## maple
// ALU_TOP
module ALU_TOP #(parameter width = 16)(
    input [width - 1:0] A,
    input [width - 1:0] B,
    input [3:0] ALU_FUN,
    input clk,rst,
    output  [width - 1:0] Arith_OUT,
    output  Carry_OUT,
    output  Arith_Flag,
    output  [width - 1:0] Logic_OUT,
    output  Logic_Flag,
    output  [width - 1:0] CMP_OUT,
    output  CMP_Flag,
    output  [width - 1:0] Shift_OUT,
    output  Shift_Flag
    );
Size: ~55 flip-flops, about 110 I/O pins.
clock: 33.0 ns
lec_check: 0
cap_margin: 20
cell_pad_in_sites_global_placement: 3
core_margin: 4
core_utilization: 40
cts_cluster_diameter: 287
cts_cluster_size: 100
slew_margin: 0
tns_end_percent: 5
run.sh (not shown) runs the stock make flow with config.mk's settings and CLKGATE_MAP_FILE=.
--- input diff maple..oak ---
Settings: setting HOLD_SLACK_MARGIN to 0.3 for the first time; changing CELL_PAD_IN_SITES_GLOBAL_PLACEMENT from 3 to 1; changing CORE_UTILIZATION from 40 to 60; setting ABC_AREA to 1 for the first time.
Notes after the runs:
- Compared with maple, oak instantiates a larger number of cells.
- Buffering overhead, oak and maple: higher on maple
- oak vs maple — area share of and-or/or-and cells after synthesis dropped 4.0 points.
- NOTE: routed metal-1 wirelength in oak falls short of that of maple
- Between maple and oak, the flow reports multi-input combinational gate total increasing by a few percent.
- oak against maple; worst supply voltage drop on vdd is down by a few percent.
- maple ended up with B[8] as its worst setup path startpoint; oak ended up with B[0].
- In the metrics for oak and maple, the one carrying the higher synthesized cell count is oak.

---

Setup of north:
Starting RTL as in the previous note.
Settings: LEC_CHECK=0, ABC_AREA=0, CAP_MARGIN=20, CORE_MARGIN=2, CORE_UTILIZATION=71, CTS_CLUSTER_DIAMETER=357, CTS_CLUSTER_SIZE=95, PLACE_DENSITY=0.36, SETUP_SLACK_MARGIN=2.67, SLEW_MARGIN=20; clock period 12.0 ns.
The flow ended early for north: it failed with a tool error in clock tree synthesis (4_1_cts).
diff inputs: north => south
- SETUP_SLACK_MARGIN: 2.67 -> 2.93
- TNS_END_PERCENT: unset -> 5
- ABC_AREA: 0 -> 1
### Flow results
No final results exist for south, since it was stopped by error GRT-0116 during global routing (5_1_grt). Chip footprint (lower): south. Delta (south minus north): adder and majority gate portion of the synthesized area climbed 0.21 points; post-synthesis share of cell area spent on and-or and or-and gates went down 4.0 points. Floorplan die height: south < north. Between north and south, the flow reports cell area after synthesis decreasing slightly. Relative to north, synthesized instance count has increased by 14% in south. Of south and north, it is south that has the lower area fraction in xor and xnor cells.
## Diff of input files: east against south
- CTS_CLUSTER_DIAMETER: 357 -> 49
- CORE_UTILIZATION: 71 -> 58
- ABC_AREA: 1 -> unset
- SETUP_SLACK_MARGIN: 2.93 -> 5.0
- PLACE_DENSITY: 0.36 -> unset
- CTS_CLUSTER_SIZE: 95 -> unset
- TNS_END_PERCENT: 5 -> unset
- the clock period (ns, I/O delays scaled along): 12.0 -> 18.1
[summary]
- Although east finished all stages, its layout failed final checks on negative setup slack.
- In east, buffers inserted during post-CTS setup optimization is higher than in south.
- In the tables for east and south, area fraction in full adders, half adders and majority gates reads lower with east.
- Changes observed in east relative to south: placed cell count went down by 131, mapped cell area went up by about 0.7%.
- Against south, east comes in 110 µm² higher on chip area line of the yosys report.
- Summary of east over south: die boundary height rose 11%; width of the die rose 11%.

---

Setup of v7:
The RTL this note starts from:
==> flow/design.v <==
`timescale 1ns / 1ps
module decoder(
    input [1:0] in,
    output reg [3:0] out
    );
    always @(*) begin
        case(in)
            2'b00: out = 4'b1000;
            2'b01: out = 4'b0100;
            2'b10: out = 4'b0010;
            2'b11: out = 4'b0001;
        endcase
    end
endmodule
`timescale 1ns / 1ps
module ARITHMATIC_UNIT #(parameter width = 16)(
    input [width - 1:0] A,
    input [width - 1:0] B,
    input [1:0] ALU_FUN,
    input clk,rst,
    input Arith_Enable,
    output reg [width - 1:0] Arith_OUT,
    output reg Carry_OUT,
    output reg Arith_Flag
    );
    always@(posedge clk or negedge rst) begin
        if (!rst) begin
            Arith_OUT <= 0;
            Arith_Flag <= 0;
            Carry_OUT <= 0;        
        end
        else if (Arith_Enable) begin
            Arith_OUT <= 0;
            Carry_OUT <= 0;
            Arith_Flag <= 1;
            case (ALU_FUN)
                2'b00:
                begin
                    {Carry_OUT,Arith_OUT} <= A+B;
                end
                2'b01:
                begin
                    {Carry_OUT,Arith_OUT} <= A-B;
                end
                2'b10:
                begin
                    {Carry_OUT,Arith_OUT} <= A*B;
                end                
                2'b11:
                begin
                    {Carry_OUT,Arith_OUT} <= (B == 0) ? {1'b0, {width{1'b1}}} : A/B;
                end                
            endcase
        end
        else begin
            Arith_OUT <= 0;
            Arith_Flag <= 0;
            Carry_OUT <= 0;            
        end
    end
endmodule
`timescale 1ns / 1ps
module Logic_Unit #(parameter width = 16)(
    input [width - 1:0] A,
    input [width - 1:0] B,
    input [1:0] ALU_FUN,
    input clk,rst,
    input Logic_Enable,
    output reg [width - 1:0] Logic_OUT,
    output reg Logic_Flag
    );
 always@(posedge clk or negedge rst) begin
        if (!rst) begin
            Logic_OUT <= 0;
            Logic_Flag <= 0;
        end
        else if (Logic_Enable) begin
            Logic_OUT <= 0;
            Logic_Flag <= 1;
            case (ALU_FUN)
                2'b00:
                begin
                    Logic_OUT <= A&B;
                end
                2'b01:
                begin
                    Logic_OUT <= A|B;
                end
                2'b10:
                begin
                    Logic_OUT <= ~(A&B);
                end                
                2'b11:
                begin
                    Logic_OUT <= ~(A|B);
                end                
            endcase
        end
        else begin
            Logic_OUT <= 0;
            Logic_Flag <= 0;
        end
    end
endmodule
`timescale 1ns / 1ps
module CMP_Unit #(parameter width = 16)(
    input [width - 1:0] A,
    input [width - 1:0] B,
    input [1:0] ALU_FUN,
    input clk,rst,
    input CMP_Enable,
    output reg [width - 1:0] CMP_OUT,
    output reg CMP_Flag
    );
always@(posedge clk or negedge rst) begin
        if (!rst) begin
            CMP_OUT <= 0;
            CMP_Flag <= 0;
        end
        else if (CMP_Enable) begin
            CMP_OUT <= 0;
            CMP_Flag <= 1;
            case (ALU_FUN)
                2'b00:
                begin
                    CMP_OUT <= 0;
                end
                2'b01:
                begin
                    CMP_OUT <= (A==B);
                end
                2'b10:
                begin
                    CMP_OUT <= (A>B)? 2:0;
                end                
                2'b11:
                begin
                    CMP_OUT <= (A<B)? 3:0;
                end                
            endcase
        end
        else begin
            CMP_OUT <= 0;
            CMP_Flag <= 0;
        end
    end
endmodule
`timescale 1ns / 1ps
module Shift_Unit #(parameter width = 16)(
    input [width - 1:0] A,
    input [width - 1:0] B,
    input [1:0] ALU_FUN,
    input clk,rst,
    input Shift_Enable,
    output reg [width - 1:0] Shift_OUT,
    output reg Shift_Flag
    );
always@(posedge clk or negedge rst) begin
        if (!rst) begin
            Shift_OUT <= 0;
            Shift_Flag <= 0;
        end
        else if (Shift_Enable) begin
            Shift_OUT <= 0;
            Shift_Flag <= 1;
            case (ALU_FUN)
                2'b00:
                begin
                    Shift_OUT <= A>>1;
                end
                2'b01:
                begin
                    Shift_OUT <= A<<1;
                end
                2'b10:
                begin
                    Shift_OUT <= B>>1;
                end                
                2'b11:
                begin
                    Shift_OUT <= B<<1;
                end                
            endcase
        end
        else begin
            Shift_OUT <= 0;
            Shift_Flag <= 0;
        end
    end
endmodule
`timescale 1ns / 1ps
module ALU_TOP #(parameter width = 16)(
    input [width - 1:0] A,
    input [width - 1:0] B,
    input [3:0] ALU_FUN,
    input clk,rst,
    output  [width - 1:0] Arith_OUT,
    output  Carry_OUT,
    output  Arith_Flag,
    output  [width - 1:0] Logic_OUT,
    output  Logic_Flag,
    output  [width - 1:0] CMP_OUT,
    output  CMP_Flag,
    output  [width - 1:0] Shift_OUT,
    output  Shift_Flag
    );
wire [3:0] enables;
decoder d0 (ALU_FUN[3:2],enables);
ARITHMATIC_UNIT #(width) d1 (A,B,ALU_FUN[1:0],clk,rst,enables[3],Arith_OUT,Carry_OUT,Arith_Flag);
Logic_Unit #(width) d2 (A,B,ALU_FUN[1:0],clk,rst,enables[2],Logic_OUT,Logic_Flag);
CMP_Unit #(width) d3 (A,B,ALU_FUN[1:0],clk,rst,enables[1],CMP_OUT,CMP_Flag);
Shift_Unit #(width) d4 (A,B,ALU_FUN[1:0],clk,rst,enables[0],Shift_OUT,Shift_Flag);
endmodule
Settings: LEC_CHECK=0, CAP_MARGIN=5, CELL_PAD_IN_SITES_GLOBAL_PLACEMENT=0, CORE_ASPECT_RATIO=0.5, CORE_MARGIN=2, CORE_UTILIZATION=55, CTS_CLUSTER_DIAMETER=179, CTS_CLUSTER_SIZE=33, PLACE_DENSITY_LB_ADDON=0.14, SLEW_MARGIN=20, TNS_END_PERCENT=30; clock period 57.9 ns.
v7 completed; timing, DRC and antenna clean
Inputs modified between v7 and v32:
- CELL_PAD_IN_SITES_GLOBAL_PLACEMENT no longer set, was 0
- CTS_CLUSTER_SIZE no longer set, was 33
- CORE_ASPECT_RATIO no longer set, was 0.5
- CAP_MARGIN now 20, was 5
- CTS_CLUSTER_DIAMETER no longer set, was 179
- CORE_UTILIZATION now 68, was 55
- PLACE_DENSITY_LB_ADDON no longer set, was 0.14
- TNS_END_PERCENT no longer set, was 30
- the clock period (ns, I/O delays scaled along) now 16.8, was 57.9
Findings:
v32 did not finish; the tool stopped in clock tree synthesis with error DPL-0033. The chip width in v32 sits about 36% below the value recorded for v7. Changes observed in v32 relative to v7: setup slack after placement now sits lower; sequential cell area fraction in the yosys report closely matched the old numbers.
Inputs modified between v32 and v6:
- a change of CORE_UTILIZATION from 68 to 58
- a change of the clock period (ns, I/O delays scaled along) from 16.8 to 27.2
--- outcome ---
[flow] v6 | stages: complete | final checks: fail | reason: setup timing
Flow for v32 halted at clock tree synthesis, error code DPL-0033.
v6 ends up with higher width of the die than v32 does.
Taking v32 as the reference, in v6 HPWL reported at the end of detailed placement fell by 10%, top-level I/O count stayed essentially flat.
Here is what was changed in the inputs of v23 compared with v6.
- a change of CORE_UTILIZATION from 58 to 20
- a change of the clock period (ns, I/O delays scaled along) from 27.2 to 32.5
## What came out
- Min register share of the cell area across v6 and v23: v6
- When v23 is set beside v6, its worst voltage drop across the vdd grid turns out to be about 50% smaller.
- Diff v6 -> v23: via count of the first global-routing pass dropped 3940, share of the clock period used by the worst path after layout shrank by 16 points, largest driver fanout on the critical path went up, overall power shrank by 0.00032 W, detailed route wirelength on metal2 lost 11%.
- v23 was carried through to the last stage, and its layout satisfied the timing, design-rule and antenna checks.
- v23 vs v6 — die width rose 69%.
- The worst hold slack reported for v23 is greater than that of v6 by 1140 ps.
- Die size: v23 exceeds v6
The inputs of v44 differ from those of v23 as listed below.
- a change of CORE_UTILIZATION from 20 to 68
- an added HOLD_SLACK_MARGIN of -0.09
- an added SETUP_SLACK_MARGIN of -1.65
- a change of the clock period (ns, I/O delays scaled along) from 32.5 to 30.1
## What came out
- From the logs: v44 reached the end of the flow and failed the layout checks with setup timing.
- Comparing v44 and v23, the lower final hold slack is on v44.
- Against v23, via count in v44 rose by more than a quarter.
- In the flow results for v44 and v23, the sequential share of layout area is larger on v23.
- Compared with v23, v44 is hungrier on power.
### v44 -> v48
- clearing SETUP_SLACK_MARGIN, which used to be -1.65
- putting ABC_AREA at 1 where nothing was set
- putting PLACE_DENSITY_LB_ADDON at 0.19 where nothing was set
- swapping 68 for 72 in CORE_UTILIZATION
- clearing HOLD_SLACK_MARGIN, which used to be -0.09
- swapping 30.1 for 16.8 in the clock period (ns, I/O delays scaled along)
### Flow results
v48 never completed, since it errored out during clock tree synthesis.
Synthesized area (v48 vs. v44) decreases slightly
Compared with v44, v48 shows a higher area fraction in full adders, half adders and majority gates.
v48 reports a lower average cell area after synthesis than v44 does.
Max final weighted congestion in routability-driven placement across v48 and v44: v48
Die size (v48 over v44): decrease, about 6%
The area figure in the yosys stat output of v48 falls short of that of v44 by about 0.7%.
Looking at initial core utilization, v48 sits 4.3 points higher than v44 does.
Synthesized netlist cell count: v48 > v44
When v48 is measured against v44, its die extent in x turns out about 3% lower.
Power and IR drop assume default switching activity.
